==> inputs of run M <==
==> flow/design.v (excerpt) <==
module drawing_line_top(
    input logic clk,
    input logic rst,
    output logic Hsync,
    output logic Vsync,
    output logic [3:0] vgaRed,
    output logic [3:0] vgaGreen,
    output logic [3:0] vgaBlue,
    input logic [11:0] x0,y0,x1,y1,
    output logic disp_en,
    output logic vga_clk,
    output logic [11:0] v_cntr, h_cntr
    );
    logic  vga_clk_buff;
    logic  vga_ce;
    clock_div#(4) vga_clk_mod(.clock(clk), .reset(rst), .div_clock(vga_clk_buff), .tick(vga_ce) ); 
    logic [11:0] v_cntr_buff, h_cntr_buff;
    logic Hsync_buff, Vsync_buff, disp_en_buff;   
    vga_controller#(
         .h_actv_pixel(50), 
         .h_sync_pulse(2),
         .h_back_porch(1),
         .h_front_porch(3),
         .h_sync_pol(0),
         .v_actv_pixel(60),
         .v_sync_pulse(1),
         .v_back_porch(1),
         .v_front_porch(1),
         .v_sync_pol(0)
    ) vgatxt(.clk(clk), .ce(vga_ce), .reset(rst), .h_sync(Hsync_buff), .v_sync(Vsync_buff), .h_counter_out(h_cntr_buff), .v_counter_out(v_cntr_buff), .disp_enable(disp_en_buff));
    logic [11:0] pix_y,pix_x;  
  ...
clock: 5.02 ns
lec_check: 0
cap_margin: 20
core_margin: 2
core_utilization: 70
cts_cluster_diameter: 354
cts_cluster_size: 22
hold_slack_margin: -0.08
max_routing_layer: met4
setup_slack_margin: 0.86
slew_margin: 20
run.sh (not shown) runs the stock make flow with config.mk's settings and CLKGATE_MAP_FILE=.
==> run X (differences from run M) <==
==> flow/config.mk (replaced) <==
export PLATFORM = sky130hd
export DESIGN_NAME = drawing_line_top
export DESIGN_NICKNAME = drawing_line_top
export VERILOG_FILES = /design/flow/design.v
export SDC_FILE = /design/flow/constraint.sdc
export NUM_CORES = 4
export LEC_CHECK = 0
export CAP_MARGIN = 20
export CELL_PAD_IN_SITES_DETAIL_PLACEMENT = 0
export CELL_PAD_IN_SITES_GLOBAL_PLACEMENT = 1
export CORE_MARGIN = 2
export CORE_UTILIZATION = 72
export CTS_CLUSTER_SIZE = 94
export GPL_ROUTABILITY_DRIVEN = 0
export MAX_ROUTING_LAYER = met4
export SLEW_MARGIN = 0
==> flow/constraint.sdc (replaced) <==
create_clock -name core_clock -period 4.95 [get_ports {clk}]
set_input_delay 0.9900 -clock core_clock [delete_from_list [all_inputs] [get_ports {clk}]]
set_output_delay 0.9900 -clock core_clock [all_outputs]
set_load 0.01 [all_outputs]
==> run R (differences from run M) <==
==> flow/config.mk (replaced) <==
export PLATFORM = sky130hd
export DESIGN_NAME = drawing_line_top
export DESIGN_NICKNAME = drawing_line_top
export VERILOG_FILES = /design/flow/design.v
export SDC_FILE = /design/flow/constraint.sdc
export NUM_CORES = 4
export LEC_CHECK = 0
export CAP_MARGIN = 20
export CORE_MARGIN = 4
export CORE_UTILIZATION = 40
export SETUP_SLACK_MARGIN = -0.85
export SLEW_MARGIN = 20
export TNS_END_PERCENT = 35
==> flow/constraint.sdc (replaced) <==
create_clock -name core_clock -period 10.0 [get_ports {clk}]
set_input_delay 2.0000 -clock core_clock [delete_from_list [all_inputs] [get_ports {clk}]]
set_output_delay 2.0000 -clock core_clock [all_outputs]
set_load 0.01 [all_outputs]
==> run A (differences from run M) <==
==> flow/config.mk (replaced) <==
export PLATFORM = sky130hd
export DESIGN_NAME = drawing_line_top
export DESIGN_NICKNAME = drawing_line_top
export VERILOG_FILES = /design/flow/design.v
export SDC_FILE = /design/flow/constraint.sdc
export NUM_CORES = 4
export LEC_CHECK = 0
export ABC_AREA = 1
export CAP_MARGIN = 20
export CORE_MARGIN = 2
export CORE_UTILIZATION = 58
export CTS_CLUSTER_SIZE = 97
export PLACE_DENSITY_LB_ADDON = 0.08
export SLEW_MARGIN = 20
==> flow/constraint.sdc (replaced) <==
create_clock -name core_clock -period 4.48 [get_ports {clk}]
set_input_delay 0.8960 -clock core_clock [delete_from_list [all_inputs] [get_ports {clk}]]
set_output_delay 0.8960 -clock core_clock [all_outputs]
set_load 0.01 [all_outputs]
==> qor summary <==
| metric | run X | run M | run R | run A |
|---|---|---|---|---|
| Outcome | did not finish | no timing/DRC/antenna violations | no timing/DRC/antenna violations | no timing/DRC/antenna violations |
| Failing step | global placement without I/O (3_1_place_gp_skip_io) | - | - | - |
| Shortest clock period the worst path allows after layout | - | 4.88 ns | 5.98 ns | 4.36 ns |
| Die ar. | 44500 µm² | 45800 µm² | 81700 µm² | 57700 µm² |
| Fin Hold WS | - | 0.474 ns | 0.463 ns | 0.464 ns |
| Highest layer used for signal routing | - | met4 | met4 | met5 |
| Number of fill cells | - | 2159 | 7718 | 5097 |
| Share of power burned in the clock network | - | 9.5% | 19.4% | 19.9% |
| Critical path data required time | - | 5.53 ns | 10.47 ns | 4.94 ns |
| Largest incremental delay on the critical path | - | 0.75 ns | 0.77 ns | 0.64 ns |
| Met1 GRT Util | - | 62.6% | 35.3% | 54.0% |
| Top achievable clock speed | - | 205 MHz | 167 MHz | 229 MHz |
| Switching fraction of total power | - | 50.4% | 46.9% | 47.5% |
| Pre-Repair DR Iteration Count | - | 10 | 5 | 7 |
| Share of the final layout cell area in multi-input gates | - | 65.0% | 64.7% | 60.0% |
| Post-Synth AOI/OAI Area | 22.5% | 22.5% | 22.5% | 17.7% |
| Placed instance count | - | 4549 | 4880 | 5924 |

---

==> job 2192 <==
Starting RTL as in the previous note.
## drawing_line_top
module drawing_line_top(
    input logic clk,
    input logic rst,
    output logic Hsync,
    output logic Vsync,
    output logic [3:0] vgaRed,
    output logic [3:0] vgaGreen,
    output logic [3:0] vgaBlue,
    input logic [11:0] x0,y0,x1,y1,
    output logic disp_en,
    output logic vga_clk,
    output logic [11:0] v_cntr, h_cntr
    );
    logic  vga_clk_buff;
    logic  vga_ce;
    clock_div#(4) vga_clk_mod(.clock(clk), .reset(rst), .div_clock(vga_clk_buff), .tick(vga_ce) ); 
    logic [11:0] v_cntr_buff, h_cntr_buff;
    logic Hsync_buff, Vsync_buff, disp_en_buff;   
    vga_controller#(
         .h_actv_pixel(50), 
         .h_sync_pulse(2),
         .h_back_porch(1),
         .h_front_porch(3),
         .h_sync_pol(0),
         .v_actv_pixel(60),
         .v_sync_pulse(1),
         .v_back_porch(1),
         .v_front_porch(1),
         .v_sync_pol(0)
  ...
clock: 6.18 ns
lec_check: 0
abc_area: 1
cap_margin: 40
cell_pad_in_sites_global_placement: 0
core_aspect_ratio: 0.55
core_margin: 2
core_utilization: 59
cts_cluster_size: 37
max_routing_layer: met4
place_density: 0.65
slew_margin: 30
==> job 6416: changes against job 2192 <==
Settings changed: ABC_AREA 1 to not set, CAP_MARGIN 40 to 20, CELL_PAD_IN_SITES_GLOBAL_PLACEMENT 0 to not set, CORE_ASPECT_RATIO 0.55 to not set, CORE_UTILIZATION 59 to 40, CTS_CLUSTER_SIZE 37 to not set, MAX_ROUTING_LAYER met4 to not set, PLACE_DENSITY 0.65 to not set, SLEW_MARGIN 30 to 20.
==> flow/constraint.sdc (replaced) <==
create_clock -name core_clock -period 6.11 [get_ports {clk}]
set_input_delay 1.2220 -clock core_clock [delete_from_list [all_inputs] [get_ports {clk}]]
set_output_delay 1.2220 -clock core_clock [all_outputs]
set_load 0.01 [all_outputs]
==> qor summary <==
| quantity | job 6416 | job 2192 |
|---|---|---|
| Placed cell count | 4902 | 5634 |
| Combinational Area | 22000 µm² | 22300 µm² |
| Global routing usage summed across all routing layers | 25.7% | 45.0% |
| Count of multi-input gates | 3190 | 3911 |
| Routed wire length on met2 | 45800 µm | 43200 µm |
| Total met3 wirelength after detailed routing | 7160 µm | 23200 µm |
| Chip Height | 282 µm | 178 µm |
| Final weighted congestion in routability-driven placement | 0.977 | 1.14 |
| Critical path fanouts, max | 5 | 7 |
| HPWL reported at the end of detailed placement | 80000 µm | 99900 µm |
| Run status | complete, no violations | complete, no violations |
| Inserted Clock Buffers | 37 | 29 |
| AND-OR/OR-AND share of the synthesized area | 22.5% | 17.7% |
| Post-synthesis xor/xnor area fraction | 10.0% | 5.72% |
| GR Util met2 | 40.5% | 52.9% |
| Worst reg2reg path endpoint | drw1.D[14] | drw1.D[9] |
| Fin Clk Skew | 0.0235 ns | 0.0394 ns |
| Netlist area before placement | 30900 µm² | 32400 µm² |
| Vias | 28445 | 35301 |
Power is estimated from default activity; no workload was simulated.
